## design.v

```verilog
module Final_AXI_to_APB_Bridge #(
    parameter AXI_ADDR_WIDTH    = 32,
    parameter AXI_DATA_WIDTH    = 32,
    parameter AXI_MAX_BURST_LEN = 8,
    parameter AXI_BURST_WIDTH   = 2,
    parameter AXI_SIZE_WIDTH    = 3,
    parameter APB_ADDR_WIDTH    = 32,
    parameter APB_DATA_WIDTH    = 32
)(
    input  [AXI_ADDR_WIDTH-1:0]    AWADDR,
    input  [AXI_BURST_WIDTH-1:0]   AWBURST,
    input  [AXI_MAX_BURST_LEN-1:0] AWLEN,
    input                          AWVALID,
    output                         AWREADY,
    input  [AXI_ADDR_WIDTH-1:0]    ARADDR,
    input  [AXI_BURST_WIDTH-1:0]   ARBURST,
    input  [AXI_MAX_BURST_LEN-1:0] ARLEN,
    input                          ARVALID,
    output                         ARREADY,
    input  [AXI_DATA_WIDTH-1:0]    WDATA,
    input                          WVALID,
    input                          WLAST,
    input  [AXI_DATA_WIDTH/8-1:0]  WSTRB,
    output                         WREADY,
    output [AXI_DATA_WIDTH-1:0]    RDATA,
    output [1:0]                   RRESP,
    output                         RVALID,
    output                         RLAST,
    input                          RREADY,
    output [1:0]                   BRESP,
    output                         BVALID,
    input                          BREADY,
    input                          ACLK,
    input                          ARESETn,
    output [APB_ADDR_WIDTH-1:0]    PADDR,
    output                         PWRITE,
    output                         PSEL1,
    output                         PSEL2,
    output                         PSEL3,
    output                         PSEL4,
    output                         PENABLE,
    output [APB_DATA_WIDTH-1:0]    PWDATA,
    input  [APB_DATA_WIDTH-1:0]    PRDATA,
    input                          PREADY
);
    localparam [12:0] IDLE_WRITE        = 13'b0000000000001;
    localparam [12:0] READ_SETUP_M      = 13'b0000000000010;
    localparam [12:0] READ_SETUP_S      = 13'b0000000000100;
    localparam [12:0] READ_ACCESS_S     = 13'b0000000001000;
    localparam [12:0] READ_PREACCESS_M  = 13'b0000000010000;
    localparam [12:0] READ_ACCESS_M     = 13'b0000000100000;
    localparam [12:0] WRITE_SETUP_M     = 13'b0000001000000;
    localparam [12:0] WRITE_PREACCESS_M = 13'b0000010000000;
    localparam [12:0] WRITE_ACCESS_M    = 13'b0000100000000;
    localparam [12:0] WRITE_TERMINATE   = 13'b0001000000000;
    localparam [12:0] WRITE_SETUP_S     = 13'b0010000000000;
    localparam [12:0] WRITE_ACCESS_S    = 13'b0100000000000;
    localparam [12:0] IDLE_READ         = 13'b1000000000000;
    localparam READ_PRIORITY  = 1'b0;
    localparam WRITE_PRIORITY = 1'b1;
    reg  [12:0] current_state_write, next_state_write;
    reg  [12:0] current_state_read,  next_state_read;
    reg         current_arbiter_state, next_arbiter_state;
    reg  [AXI_MAX_BURST_LEN:0] Length_Of_Burst_Subordinate_write, Length_Of_Burst_Subordinate_write_next;
    reg  [AXI_MAX_BURST_LEN:0] Length_Of_Burst_Manager_write,     Length_Of_Burst_Manager_write_next;
    reg  [AXI_ADDR_WIDTH-1:0]  Address_Hold_Reg_write,            Address_Hold_Reg_write_next;
    reg  [AXI_ADDR_WIDTH-1:0]  Memory_Aligner_write,              Memory_Aligner_write_next;
    reg  [AXI_DATA_WIDTH-1:0]  write_buf;         
    reg  [APB_DATA_WIDTH-1:0]  pwdata_q, pwdata_c;
    reg                        wen_q, wen_c;      
    reg  [AXI_MAX_BURST_LEN:0] Length_Of_Burst_Subordinate_read, Length_Of_Burst_Subordinate_read_next;
    reg  [AXI_MAX_BURST_LEN:0] Length_Of_Burst_Manager_read,     Length_Of_Burst_Manager_read_next;
    reg  [AXI_ADDR_WIDTH-1:0]  Address_Hold_Reg_read,            Address_Hold_Reg_read_next;
    reg  [APB_DATA_WIDTH-1:0]  read_buf;          
    reg  [AXI_DATA_WIDTH-1:0]  rdata_q, rdata_c;
    reg                        ren_q, ren_c;      
    reg                        last_q, last_c;
    always @(*) begin
        next_arbiter_state = current_arbiter_state;
        case (current_arbiter_state)
            WRITE_PRIORITY: if (AWVALID && !ARVALID) next_arbiter_state = READ_PRIORITY;
            READ_PRIORITY:  if (ARVALID && !AWVALID) next_arbiter_state = WRITE_PRIORITY;
        endcase
    end
    wire addr_conflict = (AWADDR == ARADDR) ||
                         ((AWADDR <= 50) && (ARADDR <= 50)) ||
                         ((AWADDR >= 51) && (ARADDR >= 51) && (AWADDR <= 10) && (ARADDR <= 100)) ||
                         ((AWADDR >= 101) && (ARADDR >= 101) && (AWADDR <= 150) && (ARADDR <= 150)) ||
                         ((AWADDR >= 151) && (ARADDR >= 151) && (AWADDR <= 200) && (ARADDR <= 200));
    always @(posedge ACLK or negedge ARESETn) begin
        if (!ARESETn) begin
            current_arbiter_state             <= WRITE_PRIORITY;
            current_state_write               <= IDLE_WRITE;
            current_state_read                <= IDLE_READ;
            Length_Of_Burst_Manager_read      <= 0;
            Length_Of_Burst_Subordinate_read  <= 0;
            Length_Of_Burst_Manager_write     <= 0;
            Length_Of_Burst_Subordinate_write <= 0;
            Address_Hold_Reg_write            <= 0;
            Address_Hold_Reg_read             <= 0;
            Memory_Aligner_write              <= 0;
            wen_q                             <= 1'b0;
            ren_q                             <= 1'b0;
            last_q                            <= 1'b0;
        end else begin
            current_arbiter_state <= next_arbiter_state;
            if (current_arbiter_state == WRITE_PRIORITY && addr_conflict)
                current_state_write <= IDLE_WRITE;
            else
                current_state_write <= next_state_write;
            current_state_read                <= next_state_read;
            Length_Of_Burst_Manager_read      <= Length_Of_Burst_Manager_read_next;
            Length_Of_Burst_Subordinate_read  <= Length_Of_Burst_Subordinate_read_next;
            Length_Of_Burst_Manager_write     <= Length_Of_Burst_Manager_write_next;
            Length_Of_Burst_Subordinate_write <= Length_Of_Burst_Subordinate_write_next;
            Address_Hold_Reg_write            <= Address_Hold_Reg_write_next;
            Address_Hold_Reg_read             <= Address_Hold_Reg_read_next;
            Memory_Aligner_write              <= Memory_Aligner_write_next;
            wen_q                             <= wen_c;
            ren_q                             <= ren_c;
            last_q                            <= last_c;
        end
    end
    always @(posedge ACLK) begin
        pwdata_q <= pwdata_c;
        rdata_q  <= rdata_c;
        if (current_state_write == WRITE_ACCESS_M && Length_Of_Burst_Manager_write != 0)
            write_buf <= WDATA;
        if (current_state_read == READ_ACCESS_S && Length_Of_Burst_Subordinate_read != 0)
            read_buf <= PRDATA;
    end
    always @(*) begin
        next_state_write                       = current_state_write;
        Address_Hold_Reg_write_next            = Address_Hold_Reg_write;
        Length_Of_Burst_Manager_write_next     = Length_Of_Burst_Manager_write;
        Length_Of_Burst_Subordinate_write_next = Length_Of_Burst_Subordinate_write;
        Memory_Aligner_write_next              = Memory_Aligner_write;
        pwdata_c                               = pwdata_q;
        wen_c                                  = wen_q;
        case (current_state_write)
            IDLE_WRITE: begin
                pwdata_c                               = 0;
                wen_c                                  = 1'b0;
                Address_Hold_Reg_write_next            = 0;
                Length_Of_Burst_Manager_write_next     = 0;
                Length_Of_Burst_Subordinate_write_next = 0;
                Memory_Aligner_write_next              = 0;
                next_state_write = AWVALID ? WRITE_SETUP_M : IDLE_WRITE;
            end
            WRITE_SETUP_M: begin
                if (AWVALID) begin
                    Address_Hold_Reg_write_next            = AWADDR;
                    Length_Of_Burst_Subordinate_write_next = AWLEN + 1;
                    Length_Of_Burst_Manager_write_next     = AWLEN + 1;
                    Memory_Aligner_write_next              = AWADDR;
                    next_state_write = WRITE_PREACCESS_M;
                end else
                    next_state_write = IDLE_WRITE;
            end
            WRITE_PREACCESS_M: begin
                next_state_write = WVALID ? WRITE_ACCESS_M : WRITE_PREACCESS_M;
            end
            WRITE_ACCESS_M: begin
                if (Length_Of_Burst_Manager_write != 0) begin
                    if (WLAST || Length_Of_Burst_Manager_write == 1)
                        next_state_write = WRITE_TERMINATE;
                    else
                        next_state_write = WRITE_SETUP_S;
                    case (AWBURST)
                        2'b00: Address_Hold_Reg_write_next = AWADDR;
                        2'b01: Address_Hold_Reg_write_next = Address_Hold_Reg_write + 4;
                        2'b10: begin
                            Address_Hold_Reg_write_next = Address_Hold_Reg_write + 4;
                            if (Address_Hold_Reg_write >= AWADDR + AWLEN*4)
                                Address_Hold_Reg_write_next = AWADDR;
                        end
                        default: Address_Hold_Reg_write_next = AWADDR;
                    endcase
                    Length_Of_Burst_Manager_write_next = Length_Of_Burst_Manager_write - 1;
                end else
                    next_state_write = WRITE_TERMINATE;
            end
            WRITE_TERMINATE: begin
                next_state_write = BREADY ? WRITE_SETUP_S : WRITE_TERMINATE;
            end
            WRITE_SETUP_S: begin
                next_state_write = WRITE_ACCESS_S;
                pwdata_c         = write_buf;
                wen_c            = 1'b1;
            end
            WRITE_ACCESS_S: begin
                if (PREADY && Length_Of_Burst_Subordinate_write != 0) begin
                    if (Length_Of_Burst_Subordinate_write == 1)
                        next_state_write = IDLE_WRITE;
                    else
                        next_state_write = WRITE_ACCESS_M;
                    case (AWBURST)
                        2'b01: Memory_Aligner_write_next = Memory_Aligner_write + 4;
                        2'b10: begin
                            Memory_Aligner_write_next = Memory_Aligner_write + 4;
                            if (Memory_Aligner_write >= AWADDR + AWLEN*2)
                                Memory_Aligner_write_next = AWADDR;
                        end
                        default: Memory_Aligner_write_next = Memory_Aligner_write;
                    endcase
                    Length_Of_Burst_Subordinate_write_next = Length_Of_Burst_Subordinate_write - 1;
                end
            end
            default: next_state_write = IDLE_WRITE;
        endcase
    end
    always @(*) begin
        next_state_read                       = current_state_read;
        Address_Hold_Reg_read_next            = Address_Hold_Reg_read;
        Length_Of_Burst_Subordinate_read_next = Length_Of_Burst_Subordinate_read;
        Length_Of_Burst_Manager_read_next     = Length_Of_Burst_Manager_read;
        rdata_c                               = rdata_q;
        ren_c                                 = ren_q;
        last_c                                = last_q;
        case (current_state_read)
            IDLE_READ: begin
                rdata_c                               = 0;
                ren_c                                 = ARVALID;
                last_c                                = 1'b0;
                Address_Hold_Reg_read_next            = 0;
                Length_Of_Burst_Subordinate_read_next = 0;
                Length_Of_Burst_Manager_read_next     = 0;
                next_state_read = ARVALID ? READ_SETUP_M : IDLE_READ;
            end
            READ_SETUP_M: begin
                if (ARVALID) begin
                    Address_Hold_Reg_read_next            = ARADDR;
                    Length_Of_Burst_Subordinate_read_next = ARLEN + 1;
                    Length_Of_Burst_Manager_read_next     = ARLEN + 1;
                    next_state_read = READ_SETUP_S;
                end else
                    next_state_read = IDLE_READ;
            end
            READ_SETUP_S: begin
                next_state_read = PREADY ? READ_ACCESS_S : READ_SETUP_S;
            end
            READ_ACCESS_S: begin
                if (Length_Of_Burst_Subordinate_read != 0) begin
                    case (ARBURST)
                        2'b01: Address_Hold_Reg_read_next = Address_Hold_Reg_read + 4;
                        2'b10: begin
                            Address_Hold_Reg_read_next = Address_Hold_Reg_read + 4;
                            if (Address_Hold_Reg_read >= ARADDR + ARLEN*2)
                                Address_Hold_Reg_read_next = ARADDR;
                        end
                        default: Address_Hold_Reg_read_next = Address_Hold_Reg_read;
                    endcase
                    Length_Of_Burst_Subordinate_read_next = Length_Of_Burst_Subordinate_read - 1;
                    next_state_read = READ_PREACCESS_M;
                end else
                    next_state_read = READ_ACCESS_M;
            end
            READ_PREACCESS_M: begin
                next_state_read = RREADY ? READ_ACCESS_M : READ_PREACCESS_M;
            end
            READ_ACCESS_M: begin
                if (Length_Of_Burst_Manager_read != 0) begin
                    if (Length_Of_Burst_Manager_read == 1) begin
                        last_c          = 1'b1;
                        next_state_read = IDLE_READ;
                    end else
                        next_state_read = READ_ACCESS_S;
                    rdata_c = read_buf;
                    Length_Of_Burst_Manager_read_next = Length_Of_Burst_Manager_read - 1;
                end else
                    next_state_read = IDLE_READ;
            end
            default: next_state_read = IDLE_READ;
        endcase
    end
    wire apb_active = (current_state_read  == READ_SETUP_S)  ||
                      (current_state_read  == READ_ACCESS_M) ||
                      (current_state_read  == READ_ACCESS_S) ||
                      (current_state_write == WRITE_SETUP_S) ||
                      (current_state_write == WRITE_ACCESS_S);
    wire sel_on = !last_c && apb_active;
    wire write_apb = (current_state_write == WRITE_ACCESS_S) || (current_state_write == WRITE_SETUP_S);
    assign ARREADY = (current_state_read == READ_SETUP_M);
    assign PADDR   = ((wen_c || (ren_c && write_apb)) && (current_state_read != READ_ACCESS_M)) ?
                     Memory_Aligner_write : Address_Hold_Reg_read;
    assign PSEL1   = sel_on && ((Address_Hold_Reg_write <= 50) || (Address_Hold_Reg_read <= 50));
    assign PSEL2   = sel_on && ((Address_Hold_Reg_write >= 51  && Address_Hold_Reg_write <= 100) ||
                                (Address_Hold_Reg_read  >= 51  && Address_Hold_Reg_read  <= 100));
    assign PSEL3   = sel_on && ((Address_Hold_Reg_write >= 101 && Address_Hold_Reg_write <= 150) ||
                                (Address_Hold_Reg_read  >= 101 && Address_Hold_Reg_read  <= 150));
    assign PSEL4   = sel_on && ((Address_Hold_Reg_write >= 151 && Address_Hold_Reg_write <= 200) ||
                                (Address_Hold_Reg_read  >= 151 && Address_Hold_Reg_read  <= 200));
    assign PWRITE  = write_apb;
    assign PENABLE = (current_state_read == READ_ACCESS_S) || (current_state_write == WRITE_ACCESS_S);
    assign PWDATA  = pwdata_c;
    assign RDATA   = rdata_c;
    assign RRESP   = last_c ? 2'd0 : 2'd1;
    assign RLAST   = (RRESP != 2'd0) && last_c && RREADY;
    assign RVALID  = (current_state_read == READ_ACCESS_M);
    assign AWREADY = (current_state_write == WRITE_SETUP_M);
    assign WREADY  = (current_state_write == WRITE_ACCESS_M);
    assign BVALID  = (current_state_write == WRITE_TERMINATE);
    assign BRESP   = (current_state_write == WRITE_TERMINATE) ? 2'd0 : 2'd1;
endmodule
```

## run.sh

```bash
#!/bin/bash
# the make line also repeats each setting of config.mk as NAME=value (left out here)
make -C /OpenROAD-flow-scripts/flow DESIGN_CONFIG=/design/flow/config.mk WORK_HOME=/design/flow/orfs CLKGATE_MAP_FILE= finish
```

## config.mk

```make
export PLATFORM = sky130hd
export DESIGN_NAME = Final_AXI_to_APB_Bridge
export DESIGN_NICKNAME = Final_AXI_to_APB_Bridge
export VERILOG_FILES = /design/flow/design.v
export SDC_FILE = /design/flow/constraint.sdc
export NUM_CORES = 4
export LEC_CHECK = 0
export CAP_MARGIN = 20
export CORE_MARGIN = 2
export CORE_UTILIZATION = 58
export MAX_ROUTING_LAYER = met4
export PLACE_DENSITY = 0.6
export SLEW_MARGIN = 20
```

## constraint.sdc

```tcl
create_clock -name core_clock -period 4.28 [get_ports {ACLK}]
set_input_delay 0.8560 -clock core_clock [delete_from_list [all_inputs] [get_ports {ACLK}]]
set_output_delay 0.8560 -clock core_clock [all_outputs]
set_load 0.01 [all_outputs]
```

==> impl_metrics.json, run 1 <==
{
  "flop_area_mm2": 0.00694,
  "top_cells_by_count": "nand2_1, dfrtp_1, ha_1",
  "area_leaders": "dfrtp_1, edfxtp_1, ha_1",
  "syn_inst": 2112,
  "top_cell_area_share": 0.192,
  "numCtsBuffers": 30,
  "status": "finished with violations",
  "fp.dieH_um": 185,
  "final_nets": 2909,
  "clk_pin_slew_ps": 70,
  "top_area_cell": "dfrtp_1",
  "crit_buf_inv": 3,
  "power_leader": "combinational logic",
  "synth_warnings": 1,
  "cts_sinks": 277,
  "p_int_w": 0.00873,
  "power_switching_w": 0.00628,
  "p_clk_frac": 0.183,
  "ys_seq_frac": 0.364,
  "slowest_delay_ps": 470,
  "worstReg2RegStart": "Address_Hold_Reg_read[4]",
  "hpwlAfterDp_mm": 48.2,
  "ys_async_sr_fraction": 0.538,
  "io_buffers": 265,
  "ff_type": "dfrtp_1",
  "cp.required_ps": 4800,
  "setup_ws_ps": -96.5,
  "clk-power_w": 0.00275,
  "grt.overflow.total": 0,
  "worstSetupEndpoint": "Address_Hold_Reg_read[30]",
  "combPwrFrac": 0.505,
  "yosys.area_share.adder": 0.0970,
  "dp_worst_setup_slack_ps": -1060,
  "clkLatencyLatePin_ps": 590,
  "avgSynthCellArea_um2": 9.02,
  "min_period_ps": 4380,
  "crit_type": "primary input to register",
  "rsz0062_at_grt": "true",
  "yosys.area_share.simple": 0.201,
  "critPathTopFamily": "AND-OR/OR-AND gates",
  "chip_area_mm2": 0.0343,
  "power_frac_seq": 0.312,
  "failed_checks": "negative setup slack",
  "log.warning_count": 46,
  "synth-edff-count": 64,
  "finalClockPeriodUsage": 1.02,
  "hold_class": "primary input to async pin",
  "place_congestion": 0.987,
  "slew_headroom": 0.334,
  "xor_area_frac": 0.0667,
  "drt_first_pass_iters": 9,
  "crit_top_cell": "a21oi_2",
  "slew_violations": 0,
  "skew_ps": 15.2,
  "p_comb_w": 0.00759,
  "finalWirelength_mm": 70.7,
  "cts_hold_repair.buffers": 0,
  "netlist_logic_family_top": "AND-OR/OR-AND gates",
  "r2r_setup_slack_ps": 1170,
  "clk_path_buf_depth": 3,
  "vias": 20160,
  "yosysMostFrequentCell": "nand2_1",
  "antenna_found_initial": 1,
  "crit_slowest_cell": "or4_1",
  "synthDistinctLibCells": 83,
  "drt_iter0_drc": 2545,
  "p_per_area_mw_per_mm2": 556,
  "drc_errors": 0,
  "aoi_share": 0.207,
  "max_freq_ghz": 0.228,
  "cp_data_arrival_time_ps": 4900,
  "grt_max_degree": 92,
  "ys_cells": 2112,
  "p_sw_frac": 0.418,
  "chipWidth_um": 185,
  "initial_core_util": 0.587,
  "p_seq_w": 0.00468,
  "row_count": 66,
  "tightest_slew_ps": 999,
  "grt_pass1_wl_mm": 104,
  "cp_max_fo": 8,
  "htreeDepth": 1,
  "mux_share": 0.0204,
  "holdWs_ps": 390,
  "wire_per_inst_um": 23.0,
  "finalHoldViolCount": 0,
  "rr_worst_depth": 10,
  "crit_path_end_kind": "register",
  "track_usage": 0.395,
  "r2r-end": "Address_Hold_Reg_read[20]",
  "syn2layout_area_growth_pct": 41.9,
  "coreArea_mm2": 0.0325,
  "crit_start": "ARLEN[0]",
  "crit_path_start_kind": "primary input",
  "ys_chip_area_mm2": 0.0190,
  "drv_cap": 0,
  "setup_violations": 39,
  "cts_root_buffer": "clkbuf_16",
  "max-vdd-ir-drop_uv": 448,
  "postRouteAntennaNets": 0,
  "crit_chain": "buf_6 > ha_4 > fa_2 > a21o_1 > a21oi_2 > o21bai_1 > a21oi_2 > o21ai_2 > and2_4 > nand2_1 > xor2_2 > ha_1 > a21oi_2 > o21ai_2 > a41oi_2 > buf_4 > nor3_4 > buf_6 > a211oi_4 > nand2_4 > or4_1 > nand3_1",
  "combGateArea_mm2": 0.0128,
  "num_io_pins": 273,
  "synth_flops": 277,
  "power_leakage_nw": 11.2,
  "syn_area_mm2": 0.0190,
  "fillers": 1893,
  "tritoncts": "yes",
  "cp.depth": 22,
  "viasPerCell": 6.57,
  "grt_pass1_vias": 19082
}
[repair_timing]
| item | 4_1_cts | 5_1_grt |
|---|---|---|
| buffers inserted | 35 | 37 |
| gates resized | 132 | 214 |
| cloned | 6 | 6 |
| endpoints found under the setup margin | 117 | 132 |
| pin swaps | 67 | 143 |
[layout make-up]
cell class,instances,area share
clock buffers,39,0.0294
multi-input cells,1642,0.473
clock inverters,17,0.00829
flip-flops and latches,277,0.257
repair buffers,582,0.202
inverters,70,0.00973
well taps,442,0.0205
diodes,1,0.0000926
[metrics by stage]
stage | setup TNS (ps) | instances | instance area (µm²) | util | power [W]
floorplan | -6690 | 2114 | 19500 | - | 0.00844
global placement | -79530 | 2935 | 24100 | 0.741 | 0.0112
detailed placement | -90030 | 2935 | 24100 | 0.741 | 0.0115
CTS | 0 | 3032 | 25800 | 0.794 | 0.0144
global route | -9910 | 3070 | 27000 | 0.832 | 0.0158
finish | -2040 | 3070 | 27000 | 0.832 | 0.0150
[layer usage]
metal	vias to the layer above	share of wire	global-route usage
met4	0	0.053	0.151
met1	9612	0.38	0.499
met5	-	0	-
met2	1316	0.47	0.634
li1	8908	-	-
met3	324	0.10	0.0692
==> inputs of run 2 (changes only) <==
- MAX_ROUTING_LAYER: met4 -> unset
- PLACE_DENSITY: 0.6 -> unset
- SETUP_SLACK_MARGIN: unset -> -0.33
- clock period: 4.28 -> 3.25 ns (I/O delays scaled with it)
==> impl_metrics.json, run 2 <==
{
  "rsz0062_at_grt": "true",
  "grt.overflow.total": 0,
  "chip_area_mm2": 0.0343,
  "synth_flops": 277,
  "top_cells_by_count": "nand2_1, dfrtp_1, ha_1",
  "max_freq_ghz": 0.232,
  "slew_violations": 0,
  "cp.required_ps": 3740,
  "combPwrFrac": 0.546,
  "grt_pass1_wl_mm": 108,
  "netlist_logic_family_top": "AND-OR/OR-AND gates",
  "htreeDepth": 1,
  "synthDistinctLibCells": 83,
  "p_clk_frac": 0.175,
  "clk_pin_slew_ps": 70,
  "synth-edff-count": 64,
  "r2r-end": "Address_Hold_Reg_read[18]",
  "finalWirelength_mm": 76.0,
  "coreArea_mm2": 0.0325,
  "ys_seq_frac": 0.364,
  "tritoncts": "yes",
  "vias": 21211,
  "r2r_setup_slack_ps": 70,
  "synth_warnings": 1,
  "setup_ws_ps": -1050,
  "cp_max_fo": 7,
  "avgSynthCellArea_um2": 9.02,
  "drc_errors": 0,
  "log.warning_count": 47,
  "antennaDiodeCount": 0,
  "hold_class": "primary input to async pin",
  "total_power_w": 0.0208,
  "cts_hold_repair.buffers": 0,
  "io_buffers": 265,
  "power_switching_w": 0.00879,
  "wire_per_inst_um": 23.9,
  "tightest_slew_ps": 1000,
  "fillers": 1676,
  "p_int_w": 0.0121,
  "numCtsBuffers": 30,
  "fp.dieH_um": 185,
  "track_usage": 0.403,
  "setup_violations": 162,
  "p_sw_frac": 0.422,
  "grt_max_degree": 57,
  "top_area_cell": "dfrtp_1",
  "post_dp_cell_area_mm2": 0.0247,
  "postRouteAntennaNets": 0,
  "finalHoldViolCount": 0,
  "ff_type": "dfrtp_1",
  "finalClockPeriodUsage": 1.32,
  "viasPerCell": 6.66,
  "critPathTopFamily": "AND-OR/OR-AND gates",
  "syn2layout_area_growth_pct": 48.4,
  "syn_inst": 2112,
  "final_nets": 3023,
  "cts_sinks": 277,
  "area_leaders": "dfrtp_1, edfxtp_1, ha_1",
  "syn_area_mm2": 0.0190,
  "p_comb_w": 0.0114,
  "num_io_pins": 273,
  "place_congestion": 1.03,
  "status": "finished with violations",
  "drv_cap": 0,
  "max-vdd-ir-drop_uv": 740,
  "hpwlAfterDp_mm": 49.3,
  "skew_ps": 18.6,
  "ys_chip_area_mm2": 0.0190,
  "cp.depth": 24,
  "dpl.cell_count": 3014,
  "crit_type": "primary input to register",
  "aoi_share": 0.207,
  "slowest_delay_ps": 340,
  "row_count": 66,
  "drt_iter0_drc": 2919,
  "finalInstanceArea_mm2": 0.0282,
  "rr_worst_depth": 11,
  "crit_buf_inv": 6,
  "worstSetupEndpoint": "Memory_Aligner_write[8]",
  "initial_core_util": 0.587,
  "crit_slowest_cell": "fa_2",
  "clkLatencyLatePin_ps": 580,
  "finalNonFillerCells": 3183,
  "crit_start": "AWLEN[1]",
  "antenna_found_initial": 1,
  "crit_path_end_kind": "register",
  "clk_path_buf_depth": 3,
  "yosysMostFrequentCell": "nand2_1",
  "ys_async_sr_fraction": 0.538,
  "yosys.area_share.adder": 0.0970,
  "min_period_ps": 4300,
  "xor_area_frac": 0.0667,
  "chipWidth_um": 185,
  "yosys.area_share.simple": 0.201,
  "worstReg2RegStart": "Address_Hold_Reg_read[2]",
  "crit_path_start_kind": "primary input",
  "crit_chain": "buf_8 > buf_6 > buf_6 > buf_6 > fa_2 > a21o_1 > a21oi_2 > o21bai_1 > a21oi_2 > o21ai_4 > nand2_4 > nor3_2 > xnor2_1 > ha_1 > a21oi_1 > o21ai_2 > a221oi_4 > buf_4 > nor2_4 > nor2_4 > nand4_4 > buf_8 > nor3b_2 > a221o_1",
  "power_leakage_nw": 12.1,
  "ys_cells": 2112,
  "failed_checks": "negative setup slack",
  "mux_share": 0.0204,
  "top_cell_area_share": 0.192,
  "p_per_area_mw_per_mm2": 738,
  "slew_headroom": 0.329,
  "power_frac_seq": 0.278,
  "clk-power_w": 0.00365,
  "drt_first_pass_iters": 9,
  "cts_root_buffer": "clkbuf_16",
  "cp_data_arrival_time_ps": 4800,
  "crit_top_cell": "buf_6",
  "grt_pass1_vias": 20041,
  "power_leader": "combinational logic",
  "p_seq_w": 0.00580
}
run 2: cell type report:
| cell class | count | area (µm²) | area share |
|---|---|---|---|
| Clock buffer | 38 | 833 | 0.0295 |
| Inverter | 70 | 263 | 0.00930 |
| Tap cell | 442 | 553 | 0.0196 |
| Clock inverter | 18 | 213 | 0.00753 |
| Multi-Input combinational cell | 1644 | 13200 | 0.466 |
| Timing Repair Buffer | 694 | 6290 | 0.223 |
| Sequential cell | 277 | 6940 | 0.246 |
run 2: timing repair:
item,in CTS,in global routing
gates cloned,8,9
endpoints found under the setup margin,152,127
resized,292,215
pin swaps,154,149
endpoints found under the hold margin,0,0
setup buffers,71,41
run 2: metrics by stage:
step / worst slack, ps / TNS (ps) / hold slack, ps / utilization
floorplan: -1050 / -81140 / 354 / -
global placement: -2000 / -173430 / 452 / 0.762
detailed placement: -2120 / -181350 / 452 / 0.762
CTS: -823 / -88220 / 71.6 / 0.837
global route: -1100 / -111230 / 96.4 / 0.870
finish: -1050 / -96120 / 53.9 / 0.870
run 2: layer usage:
layer  up-vias  track usage  wire length, µm
met1      9996        0.519            27100
met4         2        0.184             5110
met5         -            0               16
met3       457       0.0735             8810
met2      1599        0.660            35000
li1       9157            -                -
==> inputs of run 3 (changes only) <==
- CORE_UTILIZATION: 58 -> 66
- CTS_CLUSTER_SIZE: unset -> 37
- SETUP_SLACK_MARGIN: -0.33 -> unset
- clock period: 3.25 -> 4.62 ns (I/O delays scaled with it)
==> impl_metrics.json, run 3 <==
{
  "status": "did not finish",
  "haltStage": "5_1_grt",
  "error": "[ERROR GRT-0232] Routing congestion too high. Check the congestion heatmap in the GUI.",
  "syn_area_mm2": 0.0190,
  "yosysMostFrequentCell": "nand2_1",
  "area_leaders": "dfrtp_1, edfxtp_1, ha_1",
  "top_area_cell": "dfrtp_1",
  "fp.dieH_um": 174,
  "track_usage": 0.804,
  "hpwlAfterDp_mm": 54.0,
  "top_cell_area_share": 0.192,
  "synth_warnings": 1,
  "io_buffers": 265,
  "yosys.area_share.simple": 0.201,
  "row_count": 62,
  "mux_share": 0.0204,
  "cts_sinks": 277,
  "netlist_logic_family_top": "AND-OR/OR-AND gates",
  "ff_type": "dfrtp_1",
  "syn_inst": 2112,
  "chip_area_mm2": 0.0302,
  "post_dp_cell_area_mm2": 0.0237,
  "htreeDepth": 1,
  "aoi_share": 0.207,
  "cts_hold_repair.buffers": 0,
  "xor_area_frac": 0.0667,
  "numCtsBuffers": 30,
  "top_cells_by_count": "nand2_1, dfrtp_1, ha_1",
  "initial_core_util": 0.667,
  "place_congestion": 1.06,
  "grt.overflow.total": 16,
  "coreArea_mm2": 0.0285,
  "cts_root_buffer": "clkbuf_16",
  "synth-edff-count": 64,
  "yosys.area_share.adder": 0.0970,
  "avgSynthCellArea_um2": 9.02,
  "chipWidth_um": 174,
  "synthDistinctLibCells": 83,
  "dpl.cell_count": 2884,
  "ys_seq_frac": 0.364,
  "synth_flops": 277,
  "num_io_pins": 273,
  "ys_chip_area_mm2": 0.0190,
  "ys_async_sr_fraction": 0.538,
  "ys_cells": 2112,
  "clk_path_buf_depth": 3,
  "dp_worst_setup_slack_ps": -1030
}
run 3: layer usage:
| metal | GRT overflow | global-route usage |
|---|---|---|
| met1 | 1 | 0.790 |
| met2 | 9 | 0.944 |
| met3 | 1 | 0.690 |
| met4 | 5 | 0.799 |
| met5 | 0 | 0.452 |
run 3: timing repair:
| item | CTS |
|---|---|
| pin swaps | 33 |
| resized | 68 |
| endpoints found under the hold margin | 0 |
| endpoints found under the setup margin | 129 |
| buffers inserted | 17 |
| gates cloned | 2 |
run 3: through the flow:
stage,setup TNS (ps),utilization,hold WS [ps]
CTS,0,0.878,478
detailed placement,-80710,0.832,456
global placement,-65830,0.831,453
floorplan,-2.25,-,451
==> inputs of run 4 (changes only) <==
- CORE_UTILIZATION: 66 -> 68
- CTS_CLUSTER_DIAMETER: unset -> 271
- CTS_CLUSTER_SIZE: 37 -> unset
- MAX_ROUTING_LAYER: unset -> met4
- PLACE_DENSITY: unset -> 0.6
- clock period: 4.62 -> 5.8 ns (I/O delays scaled with it)
==> impl_metrics.json, run 4 <==
{
  "status": "complete, no violations",
  "synth_flops": 277,
  "grt.overflow.total": 0,
  "holdWs_ps": 471,
  "ys_chip_area_mm2": 0.0190,
  "grt_max_degree": 55,
  "max-vdd-ir-drop_uv": 351,
  "combPwrFrac": 0.483,
  "max_freq_ghz": 0.180,
  "power_leader": "combinational logic",
  "htreeDepth": 1,
  "min_from": "pwdata_q[31]",
  "coreArea_mm2": 0.0277,
  "power_leakage_nw": 9.71,
  "initial_core_util": 0.687,
  "min_period_ps": 5560,
  "crit_top_cell": "a21oi_1",
  "drt_iter0_drc": 2730,
  "top_area_cell": "dfrtp_1",
  "whs_path_depth": 1,
  "netlist_logic_family_top": "AND-OR/OR-AND gates",
  "skew_ps": 15.9,
  "aoi_share": 0.207,
  "ys_seq_frac": 0.364,
  "cp.required_ps": 6310,
  "finalWirelength_mm": 65.3,
  "chipWidth_um": 171,
  "drc_errors": 0,
  "grt_pass1_vias": 19059,
  "r2r_setup_slack_ps": 2530,
  "avgSynthCellArea_um2": 9.02,
  "yosys.area_share.simple": 0.201,
  "final_nets": 2715,
  "viasPerCell": 6.94,
  "finalInstanceArea_mm2": 0.0237,
  "drv_cap": 0,
  "tightest_slew_ps": 956,
  "syn2layout_area_growth_pct": 24.6,
  "slowest_delay_ps": 550,
  "post_dp_cell_area_mm2": 0.0227,
  "finalNonFillerCells": 2812,
  "p_sw_frac": 0.424,
  "finalHoldViolCount": 0,
  "syn_area_mm2": 0.0190,
  "crit_chain": "clkdlybuf4s50_1 > ha_1 > fa_1 > a21o_1 > a21oi_1 > o21bai_1 > a21oi_1 > o21ai_1 > nand2_1 > nor3_1 > xnor2_1 > ha_1 > a21oi_1 > o21ai_0 > a221oi_1 > nor2_1 > nor2_1 > nand4_4 > buf_4 > nor3b_1 > a221o_1",
  "p_clk_frac": 0.189,
  "critPathTopFamily": "AND-OR/OR-AND gates",
  "worstSetupEndpoint": "Memory_Aligner_write[26]",
  "cts_sinks": 277,
  "top_cells_by_count": "nand2_1, dfrtp_1, ha_1",
  "io_buffers": 265,
  "hold_class": "register to register",
  "synth_warnings": 1,
  "cp.depth": 21,
  "rr_worst_depth": 10,
  "slew_headroom": 0.357,
  "place_congestion": 1.01,
  "setup_tns_ps": 0,
  "crit_path_end_kind": "register",
  "area_leaders": "dfrtp_1, edfxtp_1, ha_1",
  "num_io_pins": 273,
  "crit_type": "primary input to register",
  "wire_per_inst_um": 23.2,
  "crit_path_start_kind": "primary input",
  "postRouteAntennaNets": 0,
  "power_switching_w": 0.00446,
  "track_usage": 0.444,
  "numCtsBuffers": 30,
  "hold_end": "pwdata_q[31]",
  "ff_type": "dfrtp_1",
  "p_comb_w": 0.00507,
  "synth-edff-count": 64,
  "ys_async_sr_fraction": 0.538,
  "crit_slowest_cell": "clkdlybuf4s50_1",
  "yosys.area_share.adder": 0.0970,
  "finalClockPeriodUsage": 0.958,
  "yosysMostFrequentCell": "nand2_1",
  "hpwlAfterDp_mm": 45.6,
  "chip_area_mm2": 0.0294,
  "power_frac_seq": 0.328,
  "vias": 19516,
  "cp_data_arrival_time_ps": 6070,
  "fillers": 1517,
  "rsz0062_at_grt": "false",
  "cp_max_fo": 8,
  "antenna_found_initial": 1,
  "grt_pass1_wl_mm": 100,
  "post_cts_resized": 0,
  "tritoncts": "yes",
  "ys_cells": 2112,
  "crit_buf_inv": 2,
  "cts_hold_repair.buffers": 0,
  "drt_first_pass_iters": 6,
  "r2r-end": "Memory_Aligner_write[26]",
  "crit_start": "AWADDR[1]",
  "fp.dieH_um": 171,
  "row_count": 61,
  "combGateArea_mm2": 0.0114,
  "setup_violations": 0,
  "top_cell_area_share": 0.192,
  "clk_pin_slew_ps": 60,
  "log.warning_count": 44,
  "p_int_w": 0.00605,
  "xor_area_frac": 0.0667,
  "synthDistinctLibCells": 83,
  "p_per_area_mw_per_mm2": 443,
  "p_seq_w": 0.00345,
  "post_cts_buffers": 0,
  "cts_root_buffer": "clkbuf_16",
  "clkLatencyLatePin_ps": 590,
  "flop_area_mm2": 0.00694,
  "slew_violations": 0,
  "dpl.cell_count": 2755,
  "clk-power_w": 0.00198,
  "worstReg2RegStart": "Length_Of_Burst_Subordinate_write[0]",
  "mux_share": 0.0204,
  "syn_inst": 2112,
  "clk_path_buf_depth": 3
}
==> run 4: layout make-up <==
cell class | instances | area share
diodes | 1 | 0.000105
well taps | 378 | 0.0199
repair buffers | 390 | 0.155
clock inverters | 17 | 0.00796
clock buffers | 39 | 0.0343
inverters | 70 | 0.0111
multi-input cells | 1640 | 0.479
flip-flops and latches | 277 | 0.292
==> run 4: through the flow <==
| stage | power [W] | utilization | setup slack (ps) |
|---|---|---|---|
| 2_1_floorplan | 0.00614 | - | 665 |
| 3_3_place_gp | 0.00795 | 0.819 | -144 |
| 3_5_place_dp | 0.00825 | 0.819 | -268 |
| 4_1_cts | 0.0103 | 0.856 | 217 |
| 5_1_grt | 0.0110 | 0.857 | 15.7 |
| 6_report | 0.0105 | 0.857 | 242 |
==> run 4: metal layers <==
metal | track usage | wire, µm | vias up | share of wire
met1 | 0.538 | 23400 | 9221 | 0.36
met2 | 0.707 | 30500 | 1443 | 0.47
met3 | 0.0936 | 7740 | 338 | 0.12
met4 | 0.218 | 3620 | 0 | 0.055
met5 | - | 0 | - | 0
li1 | - | - | 8514 | -
==> inputs of run 5 (changes only) <==
- ABC_AREA: unset -> 0
- CORE_UTILIZATION: 68 -> 61
- CTS_CLUSTER_DIAMETER: 271 -> 397
- MAX_ROUTING_LAYER: met4 -> unset
- PLACE_DENSITY: 0.6 -> 0.35
- TNS_END_PERCENT: unset -> 5
- clock period: 5.8 -> 3.54 ns (I/O delays scaled with it)
==> impl_metrics.json, run 5 <==
{
  "finalWirelength_mm": 76.3,
  "setup_ws_ps": -816,
  "chipWidth_um": 181,
  "min_period_ps": 4360,
  "p_sw_frac": 0.440,
  "max-vdd-ir-drop_uv": 668,
  "r2r-end": "Address_Hold_Reg_read[23]",
  "power_switching_w": 0.00822,
  "yosys.area_share.adder": 0.0970,
  "htreeDepth": 1,
  "status": "finished with violations",
  "avgSynthCellArea_um2": 9.02,
  "crit_type": "primary input to register",
  "syn_inst": 2112,
  "finalHoldViolCount": 0,
  "chip_area_mm2": 0.0326,
  "netlist_logic_family_top": "AND-OR/OR-AND gates",
  "clk-power_w": 0.00313,
  "crit_slowest_cell": "or3_1",
  "cp_data_arrival_time_ps": 4820,
  "syn2layout_area_growth_pct": 40.7,
  "mux_share": 0.0204,
  "top_cells_by_count": "nand2_1, dfrtp_1, ha_1",
  "p_per_area_mw_per_mm2": 698,
  "cp.depth": 23,
  "slew_headroom": 0.296,
  "tightest_slew_ps": 1050,
  "ys_async_sr_fraction": 0.538,
  "critPathTopFamily": "AND-OR/OR-AND gates",
  "crit_buf_inv": 5,
  "grt_pass1_vias": 21067,
  "ys_seq_frac": 0.364,
  "dp_worst_setup_slack_ps": -2140,
  "slew_violations": 0,
  "combPwrFrac": 0.536,
  "postRouteAntennaNets": 0,
  "grt.overflow.total": 0,
  "p_int_w": 0.0105,
  "slowest_delay_ps": 360,
  "grt_pass1_wl_mm": 116,
  "final_nets": 2932,
  "synth_warnings": 1,
  "crit_chain": "buf_2 > buf_6 > ha_4 > a21o_1 > a21oi_2 > o21bai_1 > a21oi_2 > o21a_1 > nor3_2 > buf_6 > nand3_2 > xor2_1 > ha_1 > nand4_1 > or3_1 > a221o_1 > a31oi_4 > o41a_1 > buf_6 > buf_12 > o221ai_2 > a221oi_1 > nor2_1",
  "clk_pin_slew_ps": 60,
  "yosysMostFrequentCell": "nand2_1",
  "rr_worst_depth": 11,
  "hold_class": "primary input to async pin",
  "drt_iter0_drc": 2960,
  "ys_cells": 2112,
  "r2r_setup_slack_ps": 400,
  "power_leader": "combinational logic",
  "finalInstanceArea_mm2": 0.0268,
  "yosys.area_share.simple": 0.201,
  "setup_violations": 100,
  "synth-edff-count": 64,
  "initial_core_util": 0.621,
  "synth_flops": 277,
  "antenna_found_initial": 1,
  "aoi_share": 0.207,
  "numCtsBuffers": 29,
  "wire_per_inst_um": 25.1,
  "cp_max_fo": 8,
  "p_comb_w": 0.0100,
  "max_freq_ghz": 0.230,
  "clk_path_buf_depth": 3,
  "skew_ps": 19.9,
  "hpwlAfterDp_mm": 48.6,
  "place_congestion": 1.01,
  "crit_path_end_kind": "register",
  "ff_type": "dfrtp_1",
  "clkLatencyLatePin_ps": 590,
  "worstSetupEndpoint": "Address_Hold_Reg_write[12]",
  "area_leaders": "dfrtp_1, edfxtp_1, ha_1",
  "power_leakage_nw": 11.8,
  "num_io_pins": 273,
  "tritoncts": "yes",
  "ys_chip_area_mm2": 0.0190,
  "drv_cap": 0,
  "failed_checks": "negative setup slack",
  "vias": 21146,
  "p_seq_w": 0.00555,
  "row_count": 64,
  "top_cell_area_share": 0.192,
  "crit_start": "AWADDR[3]",
  "synthDistinctLibCells": 83,
  "log.warning_count": 47,
  "cts_root_buffer": "clkbuf_16",
  "coreArea_mm2": 0.0307,
  "viasPerCell": 6.95,
  "worstReg2RegStart": "Address_Hold_Reg_read[5]",
  "total_power_w": 0.0187,
  "io_buffers": 265,
  "p_clk_frac": 0.167,
  "finalClockPeriodUsage": 1.23,
  "top_area_cell": "dfrtp_1",
  "grt_max_degree": 68,
  "drt_first_pass_iters": 7,
  "post_dp_cell_area_mm2": 0.0242,
  "syn_area_mm2": 0.0190,
  "crit_top_cell": "buf_6",
  "drc_errors": 0,
  "fp.dieH_um": 181,
  "cts_hold_repair.buffers": 0,
  "crit_path_start_kind": "primary input",
  "cp.required_ps": 4010,
  "power_frac_seq": 0.297,
  "xor_area_frac": 0.0667,
  "rsz0062_at_grt": "true",
  "track_usage": 0.445,
  "cts_sinks": 277
}
run 5: area by class of cell:
type | count | area [µm²]
Clock buffer | 39 | 793
Multi-Input combinational cell | 1641 | 12600
Antenna cell | 1 | 2.50
Fill cell | 1502 | 3880
Inverter | 70 | 263
Timing Repair Buffer | 607 | 5530
Sequential cell | 277 | 6940
Clock inverter | 13 | 139
Tap cell | 396 | 495
run 5: routing by layer:
metal	part of all wire	routed length, µm	global-route usage
met1	0.35	26600	0.538
met5	0	0	0
met3	0.12	9250	0.102
met2	0.46	34800	0.730
met4	0.075	5700	0.253
run 5: what timing repair did:
| action | in CTS | in global routing |
|---|---|---|
| cloned | 7 | 1 |
| pin swaps | 102 | 97 |
| setup endpoints to repair | 165 | 157 |
| gates resized | 248 | 177 |
| buffers inserted | 38 | 6 |
run 5: through the flow:
stage / utilization / hold WS, ps / instances / TNS, ps
6_report: 0.873 / 134 / 3044 / -66080
5_1_grt: 0.873 / 178 / 3044 / -79410
4_1_cts: 0.854 / 143 / 3040 / -54710
3_5_place_dp: 0.788 / 455 / 2945 / -168340
3_3_place_gp: 0.788 / 451 / 2945 / -155280
2_1_floorplan: - / 412 / 2114 / -76180
==> inputs of run 6 (changes only) <==
- ABC_AREA: 0 -> unset
- CORE_UTILIZATION: 61 -> 65
- CTS_CLUSTER_DIAMETER: 397 -> unset
- CTS_CLUSTER_SIZE: unset -> 34
- PLACE_DENSITY: 0.35 -> 0.6
- SETUP_SLACK_MARGIN: unset -> -0.38
- clock period: 3.54 -> 3.75 ns (I/O delays scaled with it)
==> impl_metrics.json, run 6 <==
{
  "status": "did not finish",
  "haltStage": "5_1_grt",
  "error": "[ERROR GRT-0232] Routing congestion too high. Check the congestion heatmap in the GUI.",
  "io_buffers": 265,
  "htreeDepth": 1,
  "top_cells_by_count": "nand2_1, dfrtp_1, ha_1",
  "yosys.area_share.simple": 0.201,
  "aoi_share": 0.207,
  "synth_flops": 277,
  "initial_core_util": 0.662,
  "cts_hold_repair.buffers": 0,
  "row_count": 62,
  "synth-edff-count": 64,
  "hpwlAfterDp_mm": 50.0,
  "cts_root_buffer": "clkbuf_16",
  "netlist_logic_family_top": "AND-OR/OR-AND gates",
  "ys_async_sr_fraction": 0.538,
  "avgSynthCellArea_um2": 9.02,
  "ys_seq_frac": 0.364,
  "synth_warnings": 1,
  "mux_share": 0.0204,
  "chip_area_mm2": 0.0307,
  "chipWidth_um": 175,
  "cts_sinks": 277,
  "synthDistinctLibCells": 83,
  "syn_area_mm2": 0.0190,
  "ys_chip_area_mm2": 0.0190,
  "top_area_cell": "dfrtp_1",
  "grt.overflow.total": 663,
  "num_io_pins": 273,
  "track_usage": 0.916,
  "numCtsBuffers": 30,
  "yosys.area_share.adder": 0.0970,
  "ys_cells": 2112,
  "place_congestion": 0.998,
  "xor_area_frac": 0.0667,
  "fp.dieH_um": 175,
  "area_leaders": "dfrtp_1, edfxtp_1, ha_1",
  "coreArea_mm2": 0.0288,
  "dp_worst_setup_slack_ps": -1800,
  "ff_type": "dfrtp_1",
  "clk_path_buf_depth": 3,
  "yosysMostFrequentCell": "nand2_1",
  "syn_inst": 2112,
  "post_dp_cell_area_mm2": 0.0239,
  "top_cell_area_share": 0.192
}
run 6: per-layer routing:
metal  global-route usage  overflow
met2                 1.02       324
met5                0.604         4
met4                0.991       266
met1                0.877        22
met3                0.831        47
run 6: per-stage QoR:
stage	util	power [W]	cells
after CTS	0.901	0.0176	3003
after detailed placement	0.831	0.0133	2908
after global placement	0.831	0.0129	2908
after floorplan	-	0.00954	2114
run 6: what timing repair did:
action | 4_1_cts
resized | 182
pin swaps | 94
setup buffers | 38
gates cloned | 6
endpoints found under the setup margin | 132
==> inputs of run 7 (changes only) <==
- ABC_AREA: unset -> 1
- CORE_UTILIZATION: 65 -> 58
- CTS_CLUSTER_SIZE: 34 -> 76
- HOLD_SLACK_MARGIN: unset -> -0.08
- SETUP_SLACK_MARGIN: -0.38 -> unset
- clock period: 3.75 -> 3.23 ns (I/O delays scaled with it)
==> impl_metrics.json, run 7 <==
{
  "status": "finished with violations",
  "failed_checks": "negative setup slack",
  "avgSynthCellArea_um2": 7.01,
  "synth_warnings": 1,
  "finalWirelength_mm": 96.8,
  "cp.depth": 24,
  "crit_path_end_kind": "register",
  "row_count": 71,
  "io_buffers": 265,
  "num_io_pins": 273,
  "hold_class": "primary input to async pin",
  "p_per_area_mw_per_mm2": 878,
  "cts_sinks": 277,
  "rsz0062_at_grt": "true",
  "slew_violations": 0,
  "syn_area_mm2": 0.0221,
  "setup_violations": 103,
  "finalNonFillerCells": 4270,
  "crit_chain": "buf_2 > buf_4 > ha_1 > a21oi_1 > nand2_2 > buf_4 > buf_4 > nand3_1 > o211ai_1 > nand2_1 > xor2_1 > ha_1 > nand2_1 > nor2_4 > nand4_1 > nor2_2 > nand4_1 > nand4_1 > nand2_4 > buf_8 > nand3_4 > nand3_2 > o21ai_1 > inv_1",
  "syn_inst": 3146,
  "place_congestion": 1.04,
  "synthDistinctLibCells": 65,
  "ys_cells": 3146,
  "chipWidth_um": 199,
  "ff_type": "dfrtp_1",
  "hpwlAfterDp_mm": 62.5,
  "cts_root_buffer": "clkbuf_16",
  "area_leaders": "dfrtp_1, nand2_1, edfxtp_1",
  "setup_ws_ps": -691,
  "xor_area_frac": 0.0719,
  "fin_util": 0.810,
  "netlist_logic_family_top": "simple AND/OR/NAND/NOR gates",
  "wire_per_inst_um": 22.7,
  "p_clk_frac": 0.153,
  "yosys.area_share.adder": 0.0837,
  "synth-edff-count": 64,
  "drt_iter0_drc": 3989,
  "crit_slowest_cell": "ha_1",
  "finalClockPeriodUsage": 1.21,
  "yosys.area_share.simple": 0.301,
  "final_nets": 4040,
  "initial_core_util": 0.587,
  "crit_buf_inv": 6,
  "clk_pin_slew_ps": 60,
  "synth_flops": 277,
  "fillers": 2406,
  "chip_area_mm2": 0.0396,
  "critPathTopFamily": "simple AND/OR/NAND/NOR gates",
  "slew_headroom": 0.392,
  "worstReg2RegStart": "Length_Of_Burst_Subordinate_read[0]",
  "tightest_slew_ps": 912,
  "power_leakage_nw": 14.5,
  "grt_pass1_vias": 26411,
  "yosysMostFrequentCell": "nand2_1",
  "top_cell_area_share": 0.166,
  "grt_max_degree": 74,
  "mux_share": 0,
  "rr_worst_depth": 12,
  "vias": 26854,
  "holdWs_ps": 107,
  "numCtsBuffers": 34,
  "max-vdd-ir-drop_uv": 843,
  "cts_hold_repair.buffers": 0,
  "track_usage": 0.467,
  "finalHoldViolCount": 0,
  "ys_chip_area_mm2": 0.0221,
  "top_area_cell": "dfrtp_1",
  "max_freq_ghz": 0.255,
  "cp_data_arrival_time_ps": 4380,
  "combGateArea_mm2": 0.0142,
  "drc_errors": 0,
  "drv_cap": 0,
  "fp.dieH_um": 199,
  "clkLatencyLatePin_ps": 590,
  "clk-power_w": 0.00409,
  "p_seq_w": 0.00638,
  "htreeDepth": 2,
  "dp_worst_setup_slack_ps": -1730,
  "setup_tns_ps": -51100,
  "dpl.cell_count": 4162,
  "min_period_ps": 3920,
  "top_cells_by_count": "nand2_1, inv_1, nor2_1",
  "log.warning_count": 48,
  "grt_pass1_wl_mm": 143,
  "r2r-end": "Address_Hold_Reg_read[18]",
  "cp.required_ps": 3690,
  "aoi_share": 0.130,
  "flop_area_mm2": 0.00694,
  "power_frac_seq": 0.239,
  "crit_type": "primary input to register",
  "p_comb_w": 0.0163,
  "viasPerCell": 6.29,
  "clk_path_buf_depth": 3,
  "slowest_delay_ps": 300,
  "ys_async_sr_fraction": 0.538,
  "postRouteAntennaNets": 0,
  "ys_seq_frac": 0.314,
  "grt.overflow.total": 0,
  "antenna_found_initial": 2,
  "tritoncts": "yes",
  "coreArea_mm2": 0.0376,
  "drt_first_pass_iters": 10,
  "power_switching_w": 0.0130,
  "p_sw_frac": 0.487,
  "r2r_setup_slack_ps": 510,
  "power_leader": "combinational logic",
  "skew_ps": 39.4,
  "worstSetupEndpoint": "Address_Hold_Reg_write[2]",
  "cp_max_fo": 7,
  "crit_start": "AWADDR[3]",
  "syn2layout_area_growth_pct": 38.0,
  "combPwrFrac": 0.608,
  "p_int_w": 0.0137,
  "crit_path_start_kind": "primary input"
}
[run 7: routing by layer]
metal,up-vias,wire length (µm),part of all wire,track usage
li1,11504,-,-,-
met1,12164,33300,0.34,0.556
met2,2393,42200,0.44,0.743
met3,791,12500,0.13,0.120
met4,2,8800,0.091,0.314
met5,-,13,0.00013,0
[run 7: cell type report]
| cell class | count | share of cell area |
|---|---|---|
| inverter | 406 | 0.0503 |
| tap | 511 | 0.0210 |
| clock buffer | 45 | 0.0306 |
| timing repair buffer | 672 | 0.196 |
| sequential | 277 | 0.228 |
| antenna | 1 | 0.0000822 |
| clock inverter | 15 | 0.00629 |
| multi-input combinational | 2343 | 0.467 |
[run 7: stage by stage]
stage | instance area, µm² | power, W
global route | 30400 | 0.0280
finish | 30500 | 0.0267
global placement | 27700 | 0.0196
floorplan | 22200 | 0.0142
detailed placement | 27700 | 0.0203
CTS | 29900 | 0.0253
[run 7: what timing repair did]
item | in CTS | in global routing
gates cloned | 8 | 0
hold endpoints to repair | 0 | 0
pin swaps | 122 | 70
setup endpoints to repair | 167 | 147
setup buffers | 35 | 5
gates resized | 414 | 146
==> inputs of run 8 (changes only) <==
- CAP_MARGIN: 20 -> 15
- CORE_ASPECT_RATIO: unset -> 1.9
- CORE_UTILIZATION: 58 -> 38
- CTS_CLUSTER_SIZE: 76 -> unset
- GPL_TIMING_DRIVEN: unset -> 0
- HOLD_SLACK_MARGIN: -0.08 -> unset
- MIN_ROUTING_LAYER: unset -> met1
- PLACE_DENSITY: 0.6 -> unset
- PLACE_DENSITY_LB_ADDON: unset -> 0.23
- SETUP_SLACK_MARGIN: unset -> 0.41
- TNS_END_PERCENT: 5 -> unset
- clock period: 3.23 -> 6.63 ns (I/O delays scaled with it)
==> impl_metrics.json, run 8 <==
{
  "setup_ws_ps": 636,
  "cts_sinks": 277,
  "top_cells_by_count": "nand2_1, inv_1, nor2_1",
  "dp_worst_setup_slack_ps": -44.1,
  "initial_core_util": 0.384,
  "combPwrFrac": 0.572,
  "crit_buf_inv": 1,
  "final_nets": 3732,
  "netlist_logic_family_top": "simple AND/OR/NAND/NOR gates",
  "place_congestion": 1.01,
  "top_cell_area_share": 0.166,
  "syn_inst": 3146,
  "drt_first_pass_iters": 5,
  "cp.depth": 24,
  "clk_path_buf_depth": 3,
  "finalWirelength_mm": 87.9,
  "fillers": 5883,
  "p_clk_frac": 0.151,
  "power_leakage_nw": 12.1,
  "crit_type": "primary input to register",
  "power_frac_seq": 0.277,
  "r2r-end": "Address_Hold_Reg_read[29]",
  "min_period_ps": 5990,
  "syn2layout_area_growth_pct": 20.2,
  "post_cts_resized": 0,
  "drc_errors": 0,
  "worstReg2RegStart": "Address_Hold_Reg_read[31]",
  "yosys.area_share.adder": 0.0837,
  "drt_iter0_drc": 1518,
  "p_comb_w": 0.00656,
  "drv_cap": 0,
  "mux_share": 0,
  "coreArea_mm2": 0.0574,
  "wire_per_inst_um": 21.0,
  "row_count": 121,
  "worstSetupEndpoint": "Address_Hold_Reg_write[1]",
  "xor_area_frac": 0.0719,
  "ys_chip_area_mm2": 0.0221,
  "setup_violations": 0,
  "min_from": "write_buf[7]",
  "hold_end": "pwdata_q[7]",
  "chipWidth_um": 179,
  "log.warning_count": 42,
  "top_area_cell": "dfrtp_1",
  "num_io_pins": 273,
  "crit_slowest_cell": "clkdlybuf4s50_1",
  "chip_area_mm2": 0.0601,
  "track_usage": 0.291,
  "hpwlAfterDp_mm": 70.7,
  "cts_root_buffer": "clkbuf_16",
  "htreeDepth": 1,
  "fp.dieH_um": 336,
  "aoi_share": 0.130,
  "synthDistinctLibCells": 65,
  "crit_chain": "clkdlybuf4s50_1 > ha_1 > nand3_1 > nand2_1 > a21oi_1 > o21ai_1 > nand3_1 > nand2_1 > nand2_1 > nor3_1 > xor2_1 > ha_1 > nand2_1 > a21oi_1 > o21ai_1 > nand3_1 > nor2_1 > nand3_1 > nand2_1 > nand2_2 > nand2_1 > nand2_2 > nand3_1 > nand2_1",
  "crit_path_start_kind": "primary input",
  "cts_hold_repair.buffers": 0,
  "slew_headroom": 0.265,
  "crit_start": "AWADDR[3]",
  "synth_warnings": 1,
  "max-vdd-ir-drop_uv": 295,
  "crit_top_cell": "nand2_1",
  "tritoncts": "yes",
  "antenna_found_initial": 0,
  "power_switching_w": 0.00551,
  "ys_cells": 3146,
  "post_cts_buffers": 0,
  "yosysMostFrequentCell": "nand2_1",
  "viasPerCell": 5.36,
  "avgSynthCellArea_um2": 7.01,
  "finalInstanceArea_mm2": 0.0265,
  "ff_type": "dfrtp_1",
  "ys_async_sr_fraction": 0.538,
  "finalClockPeriodUsage": 0.904,
  "area_leaders": "dfrtp_1, nand2_1, edfxtp_1",
  "power_leader": "combinational logic",
  "numCtsBuffers": 27,
  "rr_worst_depth": 11,
  "p_int_w": 0.00596,
  "slew_violations": 0,
  "hold_class": "register to register",
  "grt_max_degree": 87,
  "clk_pin_slew_ps": 70,
  "p_seq_w": 0.00318,
  "clkLatencyLatePin_ps": 600,
  "r2r_setup_slack_ps": 3450,
  "tightest_slew_ps": 1090,
  "slowest_delay_ps": 740,
  "setup_tns_ps": 0,
  "yosys.area_share.simple": 0.301,
  "postRouteAntennaNets": 0,
  "vias": 22416,
  "post_dp_cell_area_mm2": 0.0255,
  "grt_pass1_wl_mm": 131,
  "crit_path_end_kind": "register",
  "grt_pass1_vias": 22524,
  "cp.required_ps": 7120,
  "ys_seq_frac": 0.314,
  "io_buffers": 244,
  "p_per_area_mw_per_mm2": 432,
  "status": "complete, no violations",
  "rsz0062_at_grt": "false",
  "p_sw_frac": 0.480,
  "whs_path_depth": 2,
  "clk-power_w": 0.00173,
  "syn_area_mm2": 0.0221,
  "fin_util": 0.462,
  "synth-edff-count": 64,
  "max_freq_ghz": 0.167,
  "grt.overflow.total": 0,
  "critPathTopFamily": "simple AND/OR/NAND/NOR gates",
  "skew_ps": 16.3,
  "finalHoldViolCount": 0,
  "synth_flops": 277,
  "cp_data_arrival_time_ps": 6490,
  "cp_max_fo": 9
}
[run 8: final cells by class]
| cell class | instances | area [µm²] | share of cell area |
|---|---|---|---|
| clock inverters | 18 | 260 | 0.00982 |
| well taps | 738 | 923 | 0.0348 |
| clock buffers | 31 | 691 | 0.0261 |
| multi-input cells | 2343 | 13000 | 0.490 |
| repair buffers | 249 | 2530 | 0.0954 |
| flip-flops and latches | 277 | 6940 | 0.262 |
| plain buffers | 122 | 651 | 0.0245 |
| diodes | 1 | 2.50 | 0.0000944 |
| inverters | 406 | 1530 | 0.0578 |
[run 8: per-stage QoR]
step | std cells | hold slack (ps) | power [W]
after floorplan | 3148 | 433 | 0.00691
after global placement | 4130 | 443 | 0.00959
after detailed placement | 4134 | 449 | 0.00965
after CTS | 4183 | 456 | 0.0114
after global routing | 4184 | 489 | 0.0123
final | 4185 | 461 | 0.0115
[run 8: routing by layer]
metal	vias up	global-route usage	routed length, µm
met5	-	0	0
met4	0	0.244	8490
met3	300	0.0467	4590
met2	761	0.527	44900
met1	10462	0.283	29900
li1	10893	-	-
==> inputs of run 9 (changes only) <==
- ABC_AREA: 1 -> unset
- CAP_MARGIN: 15 -> 20
- CORE_ASPECT_RATIO: 1.9 -> unset
- CORE_UTILIZATION: 38 -> 60
- GPL_TIMING_DRIVEN: 0 -> unset
- MIN_ROUTING_LAYER: met1 -> unset
- PLACE_DENSITY: unset -> 0.6
- PLACE_DENSITY_LB_ADDON: 0.23 -> unset
- SETUP_SLACK_MARGIN: 0.41 -> unset
- clock period: 6.63 -> 2.85 ns (I/O delays scaled with it)
==> impl_metrics.json, run 9 <==
{
  "num_io_pins": 273,
  "chip_area_mm2": 0.0332,
  "synth_warnings": 1,
  "error": "[ERROR GRT-0232] Routing congestion too high. Check the congestion heatmap in the GUI.",
  "initial_core_util": 0.607,
  "row_count": 65,
  "synth_flops": 277,
  "ys_seq_frac": 0.364,
  "chipWidth_um": 182,
  "yosys.area_share.simple": 0.201,
  "aoi_share": 0.207,
  "ys_chip_area_mm2": 0.0190,
  "hpwlAfterDp_mm": 50.0,
  "syn_inst": 2112,
  "track_usage": 0.885,
  "fp.dieH_um": 182,
  "synthDistinctLibCells": 83,
  "ff_type": "dfrtp_1",
  "synth-edff-count": 64,
  "post_dp_cell_area_mm2": 0.0251,
  "yosysMostFrequentCell": "nand2_1",
  "htreeDepth": 1,
  "ys_cells": 2112,
  "avgSynthCellArea_um2": 9.02,
  "numCtsBuffers": 30,
  "status": "did not finish",
  "mux_share": 0.0204,
  "netlist_logic_family_top": "AND-OR/OR-AND gates",
  "syn_area_mm2": 0.0190,
  "clk_path_buf_depth": 3,
  "coreArea_mm2": 0.0314,
  "top_area_cell": "dfrtp_1",
  "place_congestion": 0.972,
  "area_leaders": "dfrtp_1, edfxtp_1, ha_1",
  "xor_area_frac": 0.0667,
  "grt.overflow.total": 485,
  "cts_root_buffer": "clkbuf_16",
  "ys_async_sr_fraction": 0.538,
  "top_cell_area_share": 0.192,
  "io_buffers": 265,
  "haltStage": "5_1_grt",
  "yosys.area_share.adder": 0.0970,
  "top_cells_by_count": "nand2_1, dfrtp_1, ha_1",
  "cts_sinks": 277
}
==> run 9: metrics by stage <==
stage	hold slack, ps	std cells	setup WS, ps	total power (W)	utilization
floorplan	274	2114	-1370	0.0127	-
global placement	451	3030	-2020	0.0179	0.800
detailed placement	451	3030	-2190	0.0184	0.800
CTS	422	3231	-1230	0.0250	0.917
==> run 9: what timing repair did <==
item	4_1_cts
hold buffers	1
pin swaps	187
setup endpoints to repair	200
gates resized	710
gates cloned	28
hold endpoints to repair	34
setup buffers	119
==> run 9: metal layers <==
layer | GRT usage | GRT overflow
met1 | 0.860 | 9
met2 | 1.01 | 235
met3 | 0.778 | 23
met4 | 0.947 | 208
met5 | 0.462 | 10
==> inputs of run 10 (changes only) <==
- CORE_UTILIZATION: 60 -> 68
- CTS_CLUSTER_SIZE: unset -> 34
- PLACE_DENSITY: 0.6 -> 0.67
- TNS_END_PERCENT: unset -> 5
- clock period: 2.85 -> 4.05 ns (I/O delays scaled with it)
==> impl_metrics.json, run 10 <==
{
  "status": "did not finish",
  "haltStage": "5_1_grt",
  "error": "[ERROR GRT-0116] Global routing finished with congestion. Check the congestion regions in the DRC Viewer.",
  "xor_area_frac": 0.0667,
  "hpwlAfterDp_mm": 53.3,
  "mux_share": 0.0204,
  "ys_cells": 2112,
  "aoi_share": 0.207,
  "io_buffers": 265,
  "clk_path_buf_depth": 3,
  "top_area_cell": "dfrtp_1",
  "synth-edff-count": 64,
  "area_leaders": "dfrtp_1, edfxtp_1, ha_1",
  "cts_hold_repair.buffers": 0,
  "grt.overflow.total": 50,
  "dp_worst_setup_slack_ps": -1420,
  "top_cell_area_share": 0.192,
  "ys_seq_frac": 0.364,
  "yosys.area_share.simple": 0.201,
  "ys_chip_area_mm2": 0.0190,
  "htreeDepth": 1,
  "chipWidth_um": 171,
  "ys_async_sr_fraction": 0.538,
  "synth_flops": 277,
  "num_io_pins": 273,
  "chip_area_mm2": 0.0294,
  "synthDistinctLibCells": 83,
  "syn_inst": 2112,
  "numCtsBuffers": 29,
  "netlist_logic_family_top": "AND-OR/OR-AND gates",
  "cts_root_buffer": "clkbuf_16",
  "track_usage": 0.770,
  "synth_warnings": 1,
  "syn_area_mm2": 0.0190,
  "post_dp_cell_area_mm2": 0.0238,
  "ff_type": "dfrtp_1",
  "top_cells_by_count": "nand2_1, dfrtp_1, ha_1",
  "coreArea_mm2": 0.0277,
  "row_count": 61,
  "initial_core_util": 0.687,
  "fp.dieH_um": 171,
  "yosys.area_share.adder": 0.0970,
  "place_congestion": 1.01,
  "yosysMostFrequentCell": "nand2_1",
  "avgSynthCellArea_um2": 9.02,
  "cts_sinks": 277
}
[run 10: layer usage]
layer | GRT usage | overflow
met4 | 0.752 | 32
met5 | 0.263 | 0
met1 | 0.774 | 1
met2 | 0.925 | 15
met3 | 0.640 | 2
[run 10: timing repair]
action,CTS
pin swaps,65
setup endpoints to repair,133
buffers inserted,23
cloned,5
resized,170
[run 10: stage by stage]
step,util,std cells,hold slack [ps],setup TNS (ps)
2_1_floorplan,-,2114,451,-37010
3_3_place_gp,0.857,2879,454,-105630
3_5_place_dp,0.857,2879,454,-124060
4_1_cts,0.923,2961,266,-25120
No activity file was given, so power comes from the tool's default toggle rates.
